// sram_logger
module sram_logger(
    input         CLK_48MHZ,
    input         RESET,           
    input         READ_CMD,
    input  [79:0] GEIG_DATA,
    input  [79:0] MAG_DATA,
    input  [31:0] SRAM_D_IN,
    output [17:0] SRAM_A,
    output [3:0]  SRAM_SRBS,
    output        SRAM_CE,
    output        SRAM_WE,
    output        SRAM_OE,
    output [15:0] SRAM_D_OUT,
    output        SRAM_D_OE,
    output [15:0] DATA_READ,
    output [17:0] W_ADDRESS,
    output        W_CHIP_SELECT,
    output [17:0] R_ADDRESS,
    output        R_CHIP_SELECT
);
wire        sram_status;
wire        chip_select;
wire [15:0] data_out;
wire [17:0] address_out;
wire [1:0]  cmd_out;
memory_controller memory_controller_0(
    .CLK_48MHZ         ( CLK_48MHZ ),
    .RESET             ( RESET ),
    .SRAM_STATUS       ( sram_status ),
    .READ_CMD          ( READ_CMD ),
    .GEIG_DATA         ( GEIG_DATA ),
    .MAG_DATA          ( MAG_DATA ),
    .READ_ADDRESS      ( R_ADDRESS ),
    .READ_CHIP_SELECT  ( R_CHIP_SELECT ),
    .WRITE_ADDRESS     ( W_ADDRESS ),
    .WRITE_CHIP_SELECT ( W_CHIP_SELECT ),
    .NEXT_READ         ( ),
    .NEXT_WRITE        ( ),
    .DATA_OUT          ( data_out ),
    .ADDRESS_OUT       ( address_out ),
    .CHIP_SELECT       ( chip_select ),
    .CMD_OUT           ( cmd_out )
);
sram_interface sram_interface_0(
    .CLK_48MHZ   ( CLK_48MHZ ),
    .RESET       ( RESET ),
    .ADDRESS_IN  ( address_out ),
    .DATA_IN     ( data_out ),
    .CMD_IN      ( cmd_out ),
    .CHIP_SELECT ( chip_select ),
    .SRAM_D_IN   ( SRAM_D_IN ),
  ...
Size: ~2400 cells after synthesis, ~290 I/O pins, about 25000 um^2 of cells after synthesis.
clock: 4.87 ns
lec_check: 0
abc_area: 0
cap_margin: 25
core_margin: 2
core_utilization: 69
cts_cluster_size: 37
gpl_timing_driven: 1
max_routing_layer: met4
place_density: 0.61
slew_margin: 20
tns_end_percent: 75
run.sh (not shown) runs the stock make flow with config.mk's settings and CLKGATE_MAP_FILE=.
The first run did not get past global routing with ODB-0269.
==> next run, changes <==
--- a/flow/config.mk
+++ b/flow/config.mk
@@ -10,4 +10,4 @@
 export CORE_MARGIN = 2
-export CORE_UTILIZATION = 69
-export CTS_CLUSTER_SIZE = 37
+export CORE_UTILIZATION = 66
+export CTS_CLUSTER_SIZE = 52
 export GPL_TIMING_DRIVEN = 1
@@ -15,3 +15,4 @@
 export PLACE_DENSITY = 0.61
+export SETUP_SLACK_MARGIN = 1.1
 export SLEW_MARGIN = 20
-export TNS_END_PERCENT = 75
+export TNS_END_PERCENT = 60
The new run did not get past global routing on GRT-0232.
Synthesized area is unchanged.
Synthesized cell count stays the same.
Die size goes up by 4.5%.

---

Setup of run 1:
Starting RTL as in the previous note.
export LEC_CHECK = 0
export ABC_AREA = 1
export CAP_MARGIN = 35
export CELL_PAD_IN_SITES_GLOBAL_PLACEMENT = 2
export CORE_MARGIN = 5
export CORE_UTILIZATION = 72
export CTS_CLUSTER_DIAMETER = 168
export CTS_CLUSTER_SIZE = 31
export GPL_ROUTABILITY_DRIVEN = 0
export HOLD_SLACK_MARGIN = -0.06
export MAX_ROUTING_LAYER = met4
export MIN_ROUTING_LAYER = met1
export PLACE_DENSITY_LB_ADDON = 0.04
export SLEW_MARGIN = 20
export TNS_END_PERCENT = 25
create_clock -name core_clock -period 11.5 [get_ports {CLK_48MHZ}]
Run status, run 1: aborted in global placement without I/O (3_1_place_gp_skip_io), error FLW-0024
The following lists how run 2 was set up differently from run 1:
==> flow/config.mk <==
export PLATFORM = sky130hd
export DESIGN_NAME = sram_logger
export DESIGN_NICKNAME = sram_logger
export VERILOG_FILES = /design/flow/design.v
export SDC_FILE = /design/flow/constraint.sdc
export NUM_CORES = 4
export LEC_CHECK = 0
export CAP_MARGIN = 20
export CORE_MARGIN = 2
export CORE_UTILIZATION = 61
export SETUP_SLACK_MARGIN = 1.64
export SLEW_MARGIN = 20
==> flow/constraint.sdc <==
create_clock -name core_clock -period 6.7 [get_ports {CLK_48MHZ}]
set_input_delay 1.3400 -clock core_clock [delete_from_list [all_inputs] [get_ports {CLK_48MHZ}]]
set_output_delay 1.3400 -clock core_clock [all_outputs]
set_load 0.01 [all_outputs]
==> comparison <==
- Run 2 went all the way through the flow, and no timing, DRC or antenna check failed.
- | horizontal extent of the die | run 2 vs run 1 | 2.8% higher |
- Sort run 2 and run 1 by placeable core region asc -> top: run 1
- Post-synthesis simple-gate area fraction: run 2 < run 1
- Per the comparison of run 2 with run 1, synthesized cell count went down 782; summed standard-cell area reported by yosys went down about 4.7%.
- [run 2 vs run 1] number of cells in Yosys stat: lower in run 2
- Of run 2 and run 1, the higher die area belongs to run 2.
- Share of synthesized cell area in and-or and or-and compound cells delta for run 2 relative to run 1: 6.2 points higher
diff inputs: run 2 => run 3
diff --git a/flow/config.mk b/flow/config.mk
--- a/flow/config.mk
+++ b/flow/config.mk
@@ -9,4 +9,3 @@
 export CORE_MARGIN = 2
-export CORE_UTILIZATION = 61
-export SETUP_SLACK_MARGIN = 1.64
+export CORE_UTILIZATION = 10
 export SLEW_MARGIN = 20
==> flow/constraint.sdc <==
create_clock -name core_clock -period 12.5 [get_ports {CLK_48MHZ}]
set_input_delay 2.5000 -clock core_clock [delete_from_list [all_inputs] [get_ports {CLK_48MHZ}]]
set_output_delay 2.5000 -clock core_clock [all_outputs]
set_load 0.01 [all_outputs]
## What came out
Run 2 ended up with met4 as its highest signal layer in the routed design; run 3 ended up with met5. Run 3 -> run 2: Yosys chip area delta 0, exact match. Data arrival time of the worst path is higher on run 3. Looking at least setup slack across all paths after layout, run 3 sits above run 2. Final total power delta (run 3 − run 2): favourable. Run 3 vs run 2 — wire length of the first global-routing pass rose about 10%. Of the two candidates, run 2 has the worse via count of the routed design and run 3 the better one. End of the critical path = SRAM_OE: run 3; end of the critical path = SRAM_SRBS[0]: run 2. Compared with run 2, in run 3 portion of total power attributed to the clock network now larger, total internal power has decreased. The sequential element share of the synthesized area was comparable across run 3 and run 2. The higher largest net degree at the start of global routing of run 3 and run 2 is in run 2.
The inputs of run 4 differ from those of run 3 as listed below.
diff --git a/flow/config.mk b/flow/config.mk
--- a/flow/config.mk
+++ b/flow/config.mk
@@ -7,5 +7,9 @@
 export LEC_CHECK = 0
-export CAP_MARGIN = 20
+export CAP_MARGIN = 40
 export CORE_MARGIN = 2
-export CORE_UTILIZATION = 10
+export CORE_UTILIZATION = 70
+export CTS_CLUSTER_DIAMETER = 246
+export CTS_CLUSTER_SIZE = 17
+export HOLD_SLACK_MARGIN = -0.08
+export PLACE_DENSITY = 0.69
 export SLEW_MARGIN = 20
==> flow/constraint.sdc <==
create_clock -name core_clock -period 4.83 [get_ports {CLK_48MHZ}]
set_input_delay 0.9660 -clock core_clock [delete_from_list [all_inputs] [get_ports {CLK_48MHZ}]]
set_output_delay 0.9660 -clock core_clock [all_outputs]
set_load 0.01 [all_outputs]
Results
Run 4: GRT-0232 in global routing (5_1_grt) -> run aborted. Compared with run 3, in run 4 vertical die dimension now smaller, effective utilization at floorplan now larger, pre-CTS worst setup slack now smaller. The site row count number comes out higher for run 3 vs run 4. Placer's final routability congestion estimate up 0.14 in run 4 wrt run 3.
Inputs modified between run 4 and run 5:
==> flow/config.mk <==
export PLATFORM = sky130hd
export DESIGN_NAME = sram_logger
export DESIGN_NICKNAME = sram_logger
export VERILOG_FILES = /design/flow/design.v
export SDC_FILE = /design/flow/constraint.sdc
export NUM_CORES = 4
export LEC_CHECK = 0
export CAP_MARGIN = 20
export CORE_MARGIN = 2
export CORE_UTILIZATION = 40
export SLEW_MARGIN = 20
==> flow/constraint.sdc <==
create_clock -name core_clock -period 10.0 [get_ports {CLK_48MHZ}]
set_input_delay 2.0000 -clock core_clock [delete_from_list [all_inputs] [get_ports {CLK_48MHZ}]]
set_output_delay 2.0000 -clock core_clock [all_outputs]
set_load 0.01 [all_outputs]
Findings:
- Among run 4 and run 5, the run that stopped before the end is run 4, and it is the only one.
- Going from run 4 to run 5, the placer congestion estimate was found to have gone down by 0.11.
- Run 4 → run 5: die size rose 73%; number of CTS-inserted buffers climbed about 60%; y dimension of the die went up 32%.
- Compare run 5 and run 4 | number of resized instances in the post-cts repair step lower: run 5
- As far as area after synthesis goes, run 4 and run 5 are indistinguishable; the numbers are identical.

---

sram_logger again, from the RTL that the note above started with.
==> flow/config.mk <==
export PLATFORM = sky130hd
export DESIGN_NAME = sram_logger
export DESIGN_NICKNAME = sram_logger
export VERILOG_FILES = /design/flow/design.v
export SDC_FILE = /design/flow/constraint.sdc
export NUM_CORES = 4
export LEC_CHECK = 0
export ABC_AREA = 0
export CAP_MARGIN = 25
export CORE_MARGIN = 2
export CORE_UTILIZATION = 69
export CTS_CLUSTER_SIZE = 83
export GPL_TIMING_DRIVEN = 1
export MAX_ROUTING_LAYER = met4
export PLACE_DENSITY = 0.67
export SLEW_MARGIN = 20
export TNS_END_PERCENT = 15
==> flow/constraint.sdc <==
create_clock -name core_clock -period 4.83 [get_ports {CLK_48MHZ}]
set_input_delay 0.9660 -clock core_clock [delete_from_list [all_inputs] [get_ports {CLK_48MHZ}]]
set_output_delay 0.9660 -clock core_clock [all_outputs]
set_load 0.01 [all_outputs]
The first run stopped in global routing (5_1_grt) with ODB-0269.
Next try:
==> flow/config.mk (replaced) <==
export PLATFORM = sky130hd
export DESIGN_NAME = sram_logger
export DESIGN_NICKNAME = sram_logger
export VERILOG_FILES = /design/flow/design.v
export SDC_FILE = /design/flow/constraint.sdc
export NUM_CORES = 4
export LEC_CHECK = 0
export CAP_MARGIN = 0
export CORE_MARGIN = 2
export CORE_UTILIZATION = 68
export CTS_CLUSTER_SIZE = 36
export SLEW_MARGIN = 20
Outcome: With this change the flow finished but failed the layout checks on setup timing. Die size went up by about 1.4%. Area after synthesis stays the same. Synthesized cell count does not change.
Next try:
--- a/flow/config.mk
+++ b/flow/config.mk
@@ -6,7 +6,8 @@
 export NUM_CORES = 4
 export LEC_CHECK = 0
-export CAP_MARGIN = 0
+export CAP_MARGIN = 20
 export CORE_MARGIN = 2
-export CORE_UTILIZATION = 68
-export CTS_CLUSTER_SIZE = 36
+export CORE_UTILIZATION = 65
+export HOLD_SLACK_MARGIN = 0.3
+export SETUP_SLACK_MARGIN = -0.52
 export SLEW_MARGIN = 20
==> flow/constraint.sdc (replaced) <==
create_clock -name core_clock -period 5.42 [get_ports {CLK_48MHZ}]
set_input_delay 1.0840 -clock core_clock [delete_from_list [all_inputs] [get_ports {CLK_48MHZ}]]
set_output_delay 1.0840 -clock core_clock [all_outputs]
set_load 0.01 [all_outputs]
The new run ran to the end with violations: setup timing.
Die size increases by a few percent.
Total power is lower by about a fifth.
Via count decreases by about a fifth.
Routed wire length fell by a quarter to a third.
Utilization goes down by 9.5 points.
Final cell count went down by a few percent.
Cell area came out lower by a few percent.
Combinational power drops by a quarter to a third.
Sequential power fell by roughly a tenth.
Synthesized area does not change.
Worst setup slack gets better by 320 ps.

---

sram_logger again, from the RTL that the note above started with.
==> flow/design.v (excerpt) <==
module sram_logger(
    input         CLK_48MHZ,
    input         RESET,           
    input         READ_CMD,
    input  [79:0] GEIG_DATA,
    input  [79:0] MAG_DATA,
    input  [31:0] SRAM_D_IN,
    output [17:0] SRAM_A,
    output [3:0]  SRAM_SRBS,
    output        SRAM_CE,
    output        SRAM_WE,
    output        SRAM_OE,
    output [15:0] SRAM_D_OUT,
    output        SRAM_D_OE,
    output [15:0] DATA_READ,
    output [17:0] W_ADDRESS,
    output        W_CHIP_SELECT,
    output [17:0] R_ADDRESS,
    output        R_CHIP_SELECT
);
clock: 4.87 ns
lec_check: 0
abc_area: 0
cap_margin: 15
core_margin: 2
core_utilization: 69
cts_cluster_size: 37
gpl_timing_driven: 1
max_routing_layer: met4
place_density: 0.61
slew_margin: 20
tns_end_percent: 15
The first run did not get past 5_1_grt, error GRT-0232.
Rerun with:
ABC_AREA = default   (was 0)
CAP_MARGIN = 20   (was 15)
CORE_UTILIZATION = 40   (was 69)
CTS_CLUSTER_SIZE = default   (was 37)
GPL_TIMING_DRIVEN = default   (was 1)
MAX_ROUTING_LAYER = default   (was met4)
PLACE_DENSITY = default   (was 0.61)
TNS_END_PERCENT = default   (was 15)
clock period = 8.69 ns   (was 4.87 ns; I/O delays follow)
Result: With this change the flow completed without violations; synthesized area does not change; die area goes up by well over a third; synthesized cell count stays the same.
Rerun with:
CORE_UTILIZATION = 58   (was 40)
SETUP_SLACK_MARGIN = 0.49   (was default)
clock period = 5.68 ns   (was 8.69 ns; I/O delays follow)
Result: Utilization went up by 28 points; total power went up by 52%; sequential share of layout area went down by 3.3 points; non-clock buffer count went up by 319; worst hold slack is about the same; wire length went up by 3.1%; combinational power went up by 83%; synthesized cell count is unchanged; global-route usage went up by 12 points; count of clock-buffer cells in the layout went down by 4; critical path depth is unchanged.
Rerun with:
CAP_MARGIN = 5   (was 20)
CORE_UTILIZATION = 40   (was 58)
GPL_ROUTABILITY_DRIVEN = 0   (was default)
GPL_TIMING_DRIVEN = 0   (was default)
HOLD_SLACK_MARGIN = -0.02   (was default)
SETUP_SLACK_MARGIN = default   (was 0.49)
clock period = 9.53 ns   (was 5.68 ns; I/O delays follow)
=>
- The new run ran to the end with no violations
- routed wire length rose slightly
- via count fell by a few percent
- die area rose by well over a third
- global-route usage fell by 11 points
- power fell by well over a third
- register-to-register slack is better by 840 ps
- utilization fell by 27 points
Rerun with:
CAP_MARGIN = 20   (was 5)
CORE_UTILIZATION = 52   (was 40)
GPL_ROUTABILITY_DRIVEN = default   (was 0)
GPL_TIMING_DRIVEN = default   (was 0)
HOLD_SLACK_MARGIN = default   (was -0.02)
clock period = 4.93 ns   (was 9.53 ns; I/O delays follow)
Outcome: Routed wire length came out higher slightly. Non-clock buffer count came out higher by 230. Cell area came out higher by a little under a tenth. Critical path depth came out lower by 23. Via count came out higher by a few percent.
Rerun with:
CORE_UTILIZATION = 61   (was 52)
CTS_CLUSTER_SIZE = 25   (was default)
HOLD_SLACK_MARGIN = 0.3   (was default)
SETUP_SLACK_MARGIN = -0.52   (was default)
clock period = 5.24 ns   (was 4.93 ns; I/O delays follow)
What happened: The new run produced a layout that fails on setup timing; area after synthesis is unchanged; wire length went up slightly; register-to-register slack stays flat; first-iteration DRC count climbs by a quarter to a third.

---

sram_logger again, from the RTL that the note above started with.
## sram_logger
module sram_logger(
    input         CLK_48MHZ,
    input         RESET,           
    input         READ_CMD,
    input  [79:0] GEIG_DATA,
    input  [79:0] MAG_DATA,
    input  [31:0] SRAM_D_IN,
    output [17:0] SRAM_A,
    output [3:0]  SRAM_SRBS,
    output        SRAM_CE,
    output        SRAM_WE,
    output        SRAM_OE,
    output [15:0] SRAM_D_OUT,
    output        SRAM_D_OE,
    output [15:0] DATA_READ,
    output [17:0] W_ADDRESS,
    output        W_CHIP_SELECT,
    output [17:0] R_ADDRESS,
    output        R_CHIP_SELECT
);
wire        sram_status;
wire        chip_select;
wire [15:0] data_out;
wire [17:0] address_out;
wire [1:0]  cmd_out;
memory_controller memory_controller_0(
    .CLK_48MHZ         ( CLK_48MHZ ),
    .RESET             ( RESET ),
    .SRAM_STATUS       ( sram_status ),
    .READ_CMD          ( READ_CMD ),
    .GEIG_DATA         ( GEIG_DATA ),
    .MAG_DATA          ( MAG_DATA ),
    .READ_ADDRESS      ( R_ADDRESS ),
    .READ_CHIP_SELECT  ( R_CHIP_SELECT ),
    .WRITE_ADDRESS     ( W_ADDRESS ),
    .WRITE_CHIP_SELECT ( W_CHIP_SELECT ),
  ...
clock: 5.27 ns
lec_check: 0
cap_margin: 15
core_margin: 2
core_utilization: 66
cts_cluster_size: 53
setup_slack_margin: 1.33
slew_margin: 20
tns_end_percent: 55
The first run died in global routing, error GRT-0232.
Next try:
--- a/flow/config.mk
+++ b/flow/config.mk
@@ -8 +8,2 @@
-export CAP_MARGIN = 15
+export ABC_AREA = 1
+export CAP_MARGIN = 20
@@ -10,3 +11,2 @@
-export CORE_UTILIZATION = 66
-export CTS_CLUSTER_SIZE = 53
-export SETUP_SLACK_MARGIN = 1.33
+export CORE_UTILIZATION = 69
+export CTS_CLUSTER_SIZE = 95
@@ -14 +13,0 @@
-export TNS_END_PERCENT = 55
==> flow/constraint.sdc (replaced) <==
create_clock -name core_clock -period 4.93 [get_ports {CLK_48MHZ}]
set_input_delay 0.9860 -clock core_clock [delete_from_list [all_inputs] [get_ports {CLK_48MHZ}]]
set_output_delay 0.9860 -clock core_clock [all_outputs]
set_load 0.01 [all_outputs]
=>
- The changed run finished clean
- synthesized cell count goes up by 32%
- die size is higher by 0.32%
- area after synthesis climbs by 4.9%
Next try:
--- a/flow/config.mk
+++ b/flow/config.mk
@@ -8,2 +8 @@
-export ABC_AREA = 1
-export CAP_MARGIN = 20
+export CAP_MARGIN = 15
@@ -11,2 +10,2 @@
-export CORE_UTILIZATION = 69
-export CTS_CLUSTER_SIZE = 95
+export CORE_UTILIZATION = 66
+export SETUP_SLACK_MARGIN = 1.21
==> flow/constraint.sdc (replaced) <==
create_clock -name core_clock -period 4.83 [get_ports {CLK_48MHZ}]
set_input_delay 0.9660 -clock core_clock [delete_from_list [all_inputs] [get_ports {CLK_48MHZ}]]
set_output_delay 0.9660 -clock core_clock [all_outputs]
set_load 0.01 [all_outputs]
Now the flow ended with an error in global routing, error DPL-0038.
Die size falls slightly.
Synthesized cell count goes down by a quarter to a third.
Area after synthesis fell by a few percent.
Power is estimated from default activity; no workload was simulated.
